## raven
==> flow/design.v (excerpt) <==
module vga_top(
	input ClkPort,
	input BtnC,
	input BtnU,
	input BtnD,
	input BtnR,
	input BtnL,
	input MoveTick,  
	output hSync, vSync,
	output [3:0] vgaR, vgaG, vgaB,
	output An0, An1, An2, An3, An4, An5, An6, An7,
	output Ca, Cb, Cc, Cd, Ce, Cf, Cg, Dp,
	output MemOE, MemWR, RamCS, QuadSpiFlashCS
	);
	wire Reset;
	assign Reset=BtnC;
	wire bright;
	wire[9:0] hc, vc;
	wire[3:0] lives;
	wire [6:0] ssdOut;
	wire [3:0] anode;
	wire [11:0] rgb;
	display_controller dc(.clk(ClkPort), .rst(Reset), .hSync(hSync), .vSync(vSync), .bright(bright), .hCount(hc), .vCount(vc));
	game_control sc(.clk(ClkPort), .en(MoveTick), .bright(bright), .rst(BtnC), .up(BtnU), .down(BtnD),.left(BtnL),.right(BtnR),.hCount(hc), .vCount(vc), .rgb(rgb), .lives(lives));
	display_lives cnt(.clk(ClkPort), .displayNumber(lives), .anode(anode), .ssdOut(ssdOut));
	assign vgaR = rgb[11 : 8];
	assign vgaG = rgb[7  : 4];
	assign vgaB = rgb[3  : 0];
	assign {MemOE, MemWR, RamCS, QuadSpiFlashCS} = 4'b1111;
	assign {An7, An6, An5, An4, An3, An2, An1, An0} = {4'b1111, anode};
	assign {Ca, Cb, Cc, Cd, Ce, Cf, Cg} = ssdOut[6 : 0];
	assign Dp = 1'b1;  
endmodule
clock: 8.85 ns
lec_check: 0
cap_margin: 20
core_margin: 2
core_utilization: 72
cts_cluster_size: 14
setup_slack_margin: 1.1
slew_margin: 20
run.sh (not shown) runs the stock make flow with config.mk's settings and CLKGATE_MAP_FILE=.
[inputs] amber vs raven
# raven
export LEC_CHECK = 0
export CAP_MARGIN = 20
export CORE_MARGIN = 2
export CORE_UTILIZATION = 72
export CTS_CLUSTER_SIZE = 14
export SETUP_SLACK_MARGIN = 1.1
export SLEW_MARGIN = 20
create_clock -name core_clock -period 8.85 [get_ports {ClkPort}]
# amber
export LEC_CHECK = 0
export ABC_AREA = 1
export CAP_MARGIN = 20
export CORE_MARGIN = 2
export CORE_UTILIZATION = 72
export PLACE_DENSITY = 0.6
export SLEW_MARGIN = 20
create_clock -name core_clock -period 2.91 [get_ports {ClkPort}]
### Flow results
- amber did not finish; the tool stopped in 3_5_place_dp with error DPL-0038.
- Relative to raven, the placement row count measured on amber has increased by a few percent.
- Going from raven to amber, x dimension of the die grew by a few percent.
- Relative to raven, the combined area of all synthesized cells measured on amber has increased by more than 10%.
- Between raven and amber, synthesized area per cell is lower for amber, raven comes in above that.
- Share of the yosys chip area belonging to registers (higher): raven
- In amber, the xor/xnor share of the synthesized area came out 3.6 points below the value in raven.
- Looking at placeable core region, amber sits 10% above raven.
- Going from raven to amber, global placer's final weighted congestion grew by a little under 10%.
### amber -> willow
# amber
export LEC_CHECK = 0
export ABC_AREA = 1
export CAP_MARGIN = 20
export CORE_MARGIN = 2
export CORE_UTILIZATION = 72
export PLACE_DENSITY = 0.6
export SLEW_MARGIN = 20
create_clock -name core_clock -period 2.91 [get_ports {ClkPort}]
# willow
export LEC_CHECK = 0
export CAP_MARGIN = 20
export CORE_MARGIN = 2
export CORE_UTILIZATION = 40
export PLACE_DENSITY = 0.6
export SLEW_MARGIN = 20
create_clock -name core_clock -period 5.33 [get_ports {ClkPort}]
Findings:
In willow the implementation completed, yet the final layout does not meet the checks, the culprit being setup timing.
Where cell area after synthesis is concerned, amber is outperformed by willow.
willow vs. amber: total die size went up by about 60%.
NOTE: sequential cell area fraction in the yosys report in willow exceeds that of amber

## v26
Starting RTL as in the previous note.
clock: 9.28 ns
lec_check: 0
abc_area: 1
cap_margin: 30
cell_pad_in_sites_detail_placement: 2
cell_pad_in_sites_global_placement: 3
core_margin: 2
core_utilization: 51
gpl_routability_driven: 1
gpl_timing_driven: 0
hold_slack_margin: 0.04
max_routing_layer: met4
place_density_lb_addon: 0.02
slew_margin: 10
tns_end_percent: 30
v26 did not finish: a tool error stopped it during 3_1_place_gp_skip_io.
Modified inputs, v55 compared to v26
==> flow/config.mk <==
export PLATFORM = sky130hd
export DESIGN_NAME = vga_top
export DESIGN_NICKNAME = vga_top
export VERILOG_FILES = /design/flow/design.v
export SDC_FILE = /design/flow/constraint.sdc
export NUM_CORES = 4
export LEC_CHECK = 0
export CAP_MARGIN = 20
export CORE_MARGIN = 2
export CORE_UTILIZATION = 54
export GPL_ROUTABILITY_DRIVEN = 0
export GPL_TIMING_DRIVEN = 0
export SLEW_MARGIN = 10
==> flow/constraint.sdc <==
create_clock -name core_clock -period 9.19 [get_ports {ClkPort}]
set_input_delay 1.8380 -clock core_clock [delete_from_list [all_inputs] [get_ports {ClkPort}]]
set_output_delay 1.8380 -clock core_clock [all_outputs]
set_load 0.01 [all_outputs]
Results
v55 reached the final stage; the timing, DRC and antenna checks on its layout passed.
Side by side, die height turned out lower in v55 than in v26.
Looking at die span in x across v55 and v26, the one that comes out higher is v26.
Higher area inside the core boundary among v55 and v26: v26
Compare v55 and v26 | share of synthesized cell area in full adder, half adder and majority cells higher: v55
Sort v55 and v26 by post-synthesis cell count desc -> top: v26
Re number of storage elements in the synthesis netlist: no difference whatsoever between v55 and v26.
--- input diff v55..v49 ---
-- flow/config.mk --
<<< v55, line 9
export CORE_MARGIN = 2
export CORE_UTILIZATION = 54
export GPL_ROUTABILITY_DRIVEN = 0
export GPL_TIMING_DRIVEN = 0
export SLEW_MARGIN = 10
>>> v49, line 9
export CORE_MARGIN = 2
export CORE_UTILIZATION = 60
export SLEW_MARGIN = 20
==> flow/constraint.sdc <==
create_clock -name core_clock -period 5.39 [get_ports {ClkPort}]
set_input_delay 1.0780 -clock core_clock [delete_from_list [all_inputs] [get_ports {ClkPort}]]
set_output_delay 1.0780 -clock core_clock [all_outputs]
set_load 0.01 [all_outputs]
## What came out
- Looking at the reports, v55 completed the entire flow and the layout it produced met the timing, DRC and antenna checks.
- v49 finished all stages; however, its layout fails the closing checks, the failures being negative setup slack.
- | combinational cell fraction of total power | v49 vs v55 | 4.0 points higher |
- Cmp v49 vs v55: sequential power higher in v49
- Diff v55 -> v49: via count went up, clock-cell share of area fell 0.34 points, critical path depth decreased 4.8%, setup slack fell by 0.35 ns, final total power increased by 5400 µW relative to the old numbers.
- Comparing v49 and v55, the higher number of buffers and inverters on the critical path is on v55.
Inputs modified between v49 and v10:
-- flow/config.mk --
<<< v49, line 9
export CORE_MARGIN = 2
export CORE_UTILIZATION = 60
export SLEW_MARGIN = 20
>>> v10, line 9
export CORE_MARGIN = 2
export CORE_UTILIZATION = 71
export PLACE_DENSITY = 0.6
export SLEW_MARGIN = 20
==> flow/constraint.sdc <==
create_clock -name core_clock -period 9.52 [get_ports {ClkPort}]
set_input_delay 1.9040 -clock core_clock [delete_from_list [all_inputs] [get_ports {ClkPort}]]
set_output_delay 1.9040 -clock core_clock [all_outputs]
set_load 0.01 [all_outputs]
Notes after the runs:
- Apart from v49, each of v49 and v10 ends the flow with a layout that passes the timing, DRC and antenna checks.
- Diff v49 -> v10 | via total after detailed routing | decrease of about 1.8%
- Looking at total number of placement rows across v49 and v10, the one that comes out higher is v49.
- Maximum fanout count along the critical path: v49 and v10 compared, lower one is v49
- Diff v49 -> v10: height of the chip decreased 7.9%, all-layer global routing usage increased 5.7 points, hold-critical path depth essentially unchanged.
- v10 vs v49 — number of DRC violations after detailed-routing iteration 0 rose 24%.
- Re aggregate routed wire length: v49 and v10 aren't equal, and the higher value belongs to v49.
- Fraction of area in registers on v10 is up relative to v49.
- v49 vs v10, source of the critical timing path: sc.ypos2[3]$_DFFE_PP1P_ vs sc.xpos2[1]$_DFFE_PP1P_
- On v10: synthesis-to-finish area growth is 13 points lower than what v49 gave.

== v48 ==
Starting RTL as in the previous note.
clock: 2.91 ns
lec_check: 0
abc_area: 1
cap_margin: 0
core_aspect_ratio: 0.7
core_margin: 2
core_utilization: 72
cts_cluster_diameter: 379
cts_cluster_size: 11
hold_slack_margin: -0.07
place_density_lb_addon: 0.02
setup_slack_margin: 0.31
slew_margin: 20
No final results exist for v48, since it was stopped by error DPL-0038 during detailed placement (3_5_place_dp).
For v58, these inputs were changed with respect to v48:
Settings: a change of CORE_UTILIZATION from 72 to 68; an added PLACE_DENSITY of 0.6; a deleted SETUP_SLACK_MARGIN that had been 0.31; a change of CAP_MARGIN from 0 to 20; a deleted HOLD_SLACK_MARGIN that had been -0.07; a deleted ABC_AREA that had been 1; a deleted CORE_ASPECT_RATIO that had been 0.7; a deleted PLACE_DENSITY_LB_ADDON that had been 0.02; a deleted CTS_CLUSTER_DIAMETER that had been 379; a deleted CTS_CLUSTER_SIZE that had been 11; a change of the clock period (ns, I/O delays scaled along) from 2.91 to 6.16.
--- outcome ---
Compared with v48, in v58 share of synthesized cell area in full adder, half adder and majority cells went up by 2.2 points; overall die height went up 16%; post-synthesis share of cell area spent on and-or and or-and gates now larger; mux contribution to synthesized area has increased.
Synthesized-area fraction occupied by and/or/nand/nor cells ends up lower on v58.
Going from v48 to v58, area reported by Yosys stat fell 10%.
Against v48 as the reference, v58 delivers a lower starting density of the core.
v58: complete, dirty (setup timing)
Of v48 and v58, the run reporting the lower post-synthesis cell area was v58.
Cmp v48 and v58 / die area / lower: v58
Sort v48 and v58 by final estimated routing congestion in global placement, descending, and v48 comes first.
## Diff of input files: v52 against v58
Settings: PLACE_DENSITY no longer set, was 0.6; CORE_UTILIZATION now 65, was 68; the clock period (ns, I/O delays scaled along) now 8.85, was 6.16.
==> results <==
v52: no failed stages, no open violations at the end
Compared with v58, v52 shows global-route wire length before repair lower by 1.0%.
[v52] area of the die rose 1600 sq um relative to v58
Row total global routing track utilization: v52 lower / v58 higher
Number of search-and-repair iterations in the first detailed-routing pass: v52 and v58 compared, lower one is v52
v52 -> v58: number of buffers added on ports delta 0, exact match
Against v58, v52 reports a initial antenna violation count that is lower.
Relative to v52, the following input files were edited for v59:
Settings: PLACE_DENSITY: unset -> 0.6; CTS_CLUSTER_SIZE: unset -> 97; CTS_CLUSTER_DIAMETER: unset -> 353; CORE_UTILIZATION: 65 -> 66; the clock period (ns, I/O delays scaled along): 8.85 -> 5.46.
==> comparison <==
- v59 vs v52 on number of stages on the worst setup path: v59 is the higher one.
- From v59 to v52, count of hold-fix buffers inserted at cts did not move at all.
- Although v59 finished all stages, its layout failed final checks on setup timing.
- v59 vs. v52: total negative setup slack went down, synthesis-to-finish area growth grew by 8.6 points, final cell count grew by 212, minimum setup slack in the final design shrank by 0.66 ns.
- Summary of v59 over v52: clock power grew by about 60%; initial antenna violation count grew by 3; number of clock buffers in the layout held steady.
- v52 ended up with sc.xpos2[1] as its launch point of the worst path; v59 ended up with sc.ypos2[3].
Power and IR drop assume default switching activity.
